v6:
// ifft_top
module ifft_top 
     (
         input   wire           clk           ,                 
         input   wire           rst           ,                 
		 input   wire           ifft_enable   ,                 
		 input   wire  [15:0]   in_0_real     ,                 
         input   wire  [15:0]   in_1_real     ,                 
         input   wire  [15:0]   in_2_real     ,                 
         input   wire  [15:0]   in_3_real     ,                 
         input   wire  [15:0]   in_4_real     ,                 
         input   wire  [15:0]   in_5_real     ,                 
         input   wire  [15:0]   in_6_real     ,                 
         input   wire  [15:0]   in_7_real     ,                 
         input   wire  [15:0]   in_8_real     ,                 
         input   wire  [15:0]   in_9_real     ,                 
         input   wire  [15:0]   in_10_real    ,                 
         input   wire  [15:0]   in_11_real    ,                 
		 input   wire  [15:0]   in_0_imag     ,                 
         input   wire  [15:0]   in_1_imag     ,                 
         input   wire  [15:0]   in_2_imag     ,                 
         input   wire  [15:0]   in_3_imag     ,                 
         input   wire  [15:0]   in_4_imag     ,                 
         input   wire  [15:0]   in_5_imag     ,                 
         input   wire  [15:0]   in_6_imag     ,                 
  ...
For scale: ~1200 flip-flops, roughly 81000 um^2 of cells after synthesis.
Settings: LEC_CHECK=0, CAP_MARGIN=20, CELL_PAD_IN_SITES_GLOBAL_PLACEMENT=0, CORE_ASPECT_RATIO=1.12, CORE_MARGIN=2, CORE_UTILIZATION=70, CTS_CLUSTER_SIZE=65, GPL_ROUTABILITY_DRIVEN=1, GPL_TIMING_DRIVEN=1, MAX_ROUTING_LAYER=met5, MIN_ROUTING_LAYER=met1, PLACE_DENSITY_LB_ADDON=0.01, SETUP_SLACK_MARGIN=2.65, SLEW_MARGIN=15, TNS_END_PERCENT=40; clock period 9.01 ns.
run.sh (not shown) runs the stock make flow with config.mk's settings and CLKGATE_MAP_FILE=.
v6: flow complete, layout not clean; failing: setup timing
diff inputs: v6 => v7
Settings: clearing PLACE_DENSITY_LB_ADDON, which used to be 0.01; swapping 65 for 61 in CTS_CLUSTER_SIZE; swapping 40 for 100 in TNS_END_PERCENT; putting ABC_AREA at 1 where nothing was set; swapping 70 for 58 in CORE_UTILIZATION; putting PLACE_DENSITY at 0.42 where nothing was set; swapping 9.01 for 13.4 in the clock period (ns, I/O delays scaled along).
Results
- Against v6, number of ordinary and repair buffers in the finished layout in v7 fell by more than a quarter.
- v7 vs v6 — initial core utilization dropped 12 points.
- Comparing v6 and v7, HPWL after detailed placement is higher on v7.
- In summary, v7 completed successfully, with a layout that passed the timing, DRC and antenna checks.
- Run comparison: v7 library cell contributing the largest single delay on the critical path sky130_fd_sc_hd__fa_1; v6 library cell contributing the largest single delay on the critical path sky130_fd_sc_hd__fa_2
- Diff v6 -> v7 | total cell area reported by yosys after synthesis | up by a few percent
- Compare v6 and v7 | placed instance area lower: v7
- Cmp v7 vs v6: cell depth of the worst setup path higher in v7
- Going from v6 to v7, post-route cell area closely matched the old numbers; worst-case setup margin in the final layout increased by 4.34 ns relative to the old numbers; x dimension of the die increased by about 11% relative to the old numbers.

* * *

ifft_top again, from the RTL that the note above started with.
Design ifft_top, start of the top module:
module ifft_top 
     (
         input   wire           clk           ,                 
         input   wire           rst           ,                 
		 input   wire           ifft_enable   ,                 
		 input   wire  [15:0]   in_0_real     ,                 
         input   wire  [15:0]   in_1_real     ,                 
         input   wire  [15:0]   in_2_real     ,                 
         input   wire  [15:0]   in_3_real     ,                 
         input   wire  [15:0]   in_4_real     ,                 
         input   wire  [15:0]   in_5_real     ,                 
         input   wire  [15:0]   in_6_real     ,                 
         input   wire  [15:0]   in_7_real     ,                 
         input   wire  [15:0]   in_8_real     ,                 
         input   wire  [15:0]   in_9_real     ,                 
         input   wire  [15:0]   in_10_real    ,                 
         input   wire  [15:0]   in_11_real    ,                 
  ...
export LEC_CHECK = 0
export CAP_MARGIN = 20
export CORE_ASPECT_RATIO = 0.59
export CORE_MARGIN = 2
export CORE_UTILIZATION = 70
export CTS_CLUSTER_DIAMETER = 244
export PLACE_DENSITY_LB_ADDON = 0.15
export SLEW_MARGIN = 10
create_clock -name core_clock -period 11.4 [get_ports {clk}]
The first run finished with setup timing left.
Edit:
Settings changed: CORE_ASPECT_RATIO 0.59 to default, CORE_UTILIZATION 70 to 40, CTS_CLUSTER_DIAMETER 244 to default, PLACE_DENSITY_LB_ADDON 0.15 to default, SLEW_MARGIN 10 to 20.
Clock period 11.4 ns to 13.5 ns, I/O delays scaled along.
Result: The new run passed the timing, DRC and antenna checks. Worst setup slack gains 2.1 ns. Global-route usage shrinks by 24 points. Synthesized area is unchanged. Final cell count grows by about 6.5%.
Edit:
Settings changed: CORE_UTILIZATION 40 to 62.
Clock period 13.5 ns to 15.1 ns, I/O delays scaled along.
The new run completed with no timing, DRC or antenna violations.
Setup slack is better by 0.054 ns.
Area after synthesis stays the same.
Power shrinks by 8.7%.

* * *

Setup of amber:
Starting RTL as in the previous note.
export LEC_CHECK = 0
export ABC_AREA = 0
export CAP_MARGIN = 25
export CELL_PAD_IN_SITES_DETAIL_PLACEMENT = 2
export CORE_MARGIN = 2
export CORE_UTILIZATION = 20
export CTS_CLUSTER_DIAMETER = 392
export GPL_ROUTABILITY_DRIVEN = 1
export PLACE_DENSITY_LB_ADDON = 0.0
export SETUP_SLACK_MARGIN = -1.48
export SLEW_MARGIN = 20
create_clock -name core_clock -period 20.0 [get_ports {clk}]
Input changes introduced in nickel (baseline for comparison: amber):
- CTS_CLUSTER_DIAMETER no longer set, was 392
- GPL_ROUTABILITY_DRIVEN no longer set, was 1
- CELL_PAD_IN_SITES_DETAIL_PLACEMENT no longer set, was 2
- PLACE_DENSITY_LB_ADDON no longer set, was 0.0
- CAP_MARGIN now 20, was 25
- SETUP_SLACK_MARGIN no longer set, was -1.48
- CORE_UTILIZATION now 44, was 20
- ABC_AREA no longer set, was 0
- the clock period (ns, I/O delays scaled along) now 11.7, was 20.0
Findings:
- Status nickel: flow complete, layout not clean - negative setup slack
- Slack of the critical path deteriorates in nickel relative to amber.
- Number of gates resized after cts for nickel is higher than for amber.
- Core utilization: nickel higher than amber
- The slowest stage cell on the critical path comes out sky130_fd_sc_hd__o21a_1 in one run and sky130_fd_sc_hd__fa_1 in the other, namely in amber and nickel respectively.
- Comparing count of clock-buffer cells in the layout for nickel and amber, the smaller number came from nickel.
- Comparing nickel and amber, the higher flop share of the area was measured on amber.
Edits applied to the flow inputs when going from nickel to fjord:
- CORE_UTILIZATION now 52, was 44
- TNS_END_PERCENT now 10, previously not set
- the clock period (ns, I/O delays scaled along) now 13.3, was 11.7
Notes after the runs:
- fjord: flow complete, layout not clean; failing: negative setup slack
- Of nickel and fjord, nickel shows the lower number of clock buffers in the layout, with fjord above it.
- Portion of total power attributed to the clock network was higher in nickel than in fjord.
- Placer's final routability congestion estimate on fjord is up relative to nickel.
- Comparing nickel and fjord, the lower footprint of the multi-input gates was measured on fjord.
- [compare] base=nickel new=fjord: via count of the routed design fell by 1125, fraction of the cycle the final worst path needs fell by 10 points, setup slack rose by 1.19 ns, fraction of power spent switching nets rose by 0.22 points, area occupied by registers stayed essentially flat.
## Diff of input files: quartz against fjord
- setting SETUP_SLACK_MARGIN to 2.37 for the first time
- removing TNS_END_PERCENT (formerly 10)
- changing CORE_UTILIZATION from 52 to 58
- changing the clock period (ns, I/O delays scaled along) from 13.3 to 8.15
Comparing quartz against fjord, there is no change at all in remaining antenna violation count.
Clock buffer count in the final layout came out higher on quartz than on fjord.
Compared quartz vs fjord, and total global-route track usage is up in quartz.
From fjord to quartz, count of cell types in the netlist did not move at all.
Of fjord and quartz, not a single run came through the flow clean.
quartz ran in full, but the layout does not pass; the checks complain about negative setup slack.
Although fjord finished all stages, its layout failed final checks on negative setup slack.
quartz: net switching component of the power is 64% higher than what fjord reported.
Compared with fjord, in quartz met3 wirelength from detailed routing went up 2400 um, number of buffers added by the clock tree synthesis step grew by 2.6%.
Looking at area of all placed cells without fillers, quartz sits 5500 um2 higher than fjord does.
quartz ended up with a lower final setup slack of the worst path than fjord did.
No activity file was given, so power comes from the tool's default toggle rates.
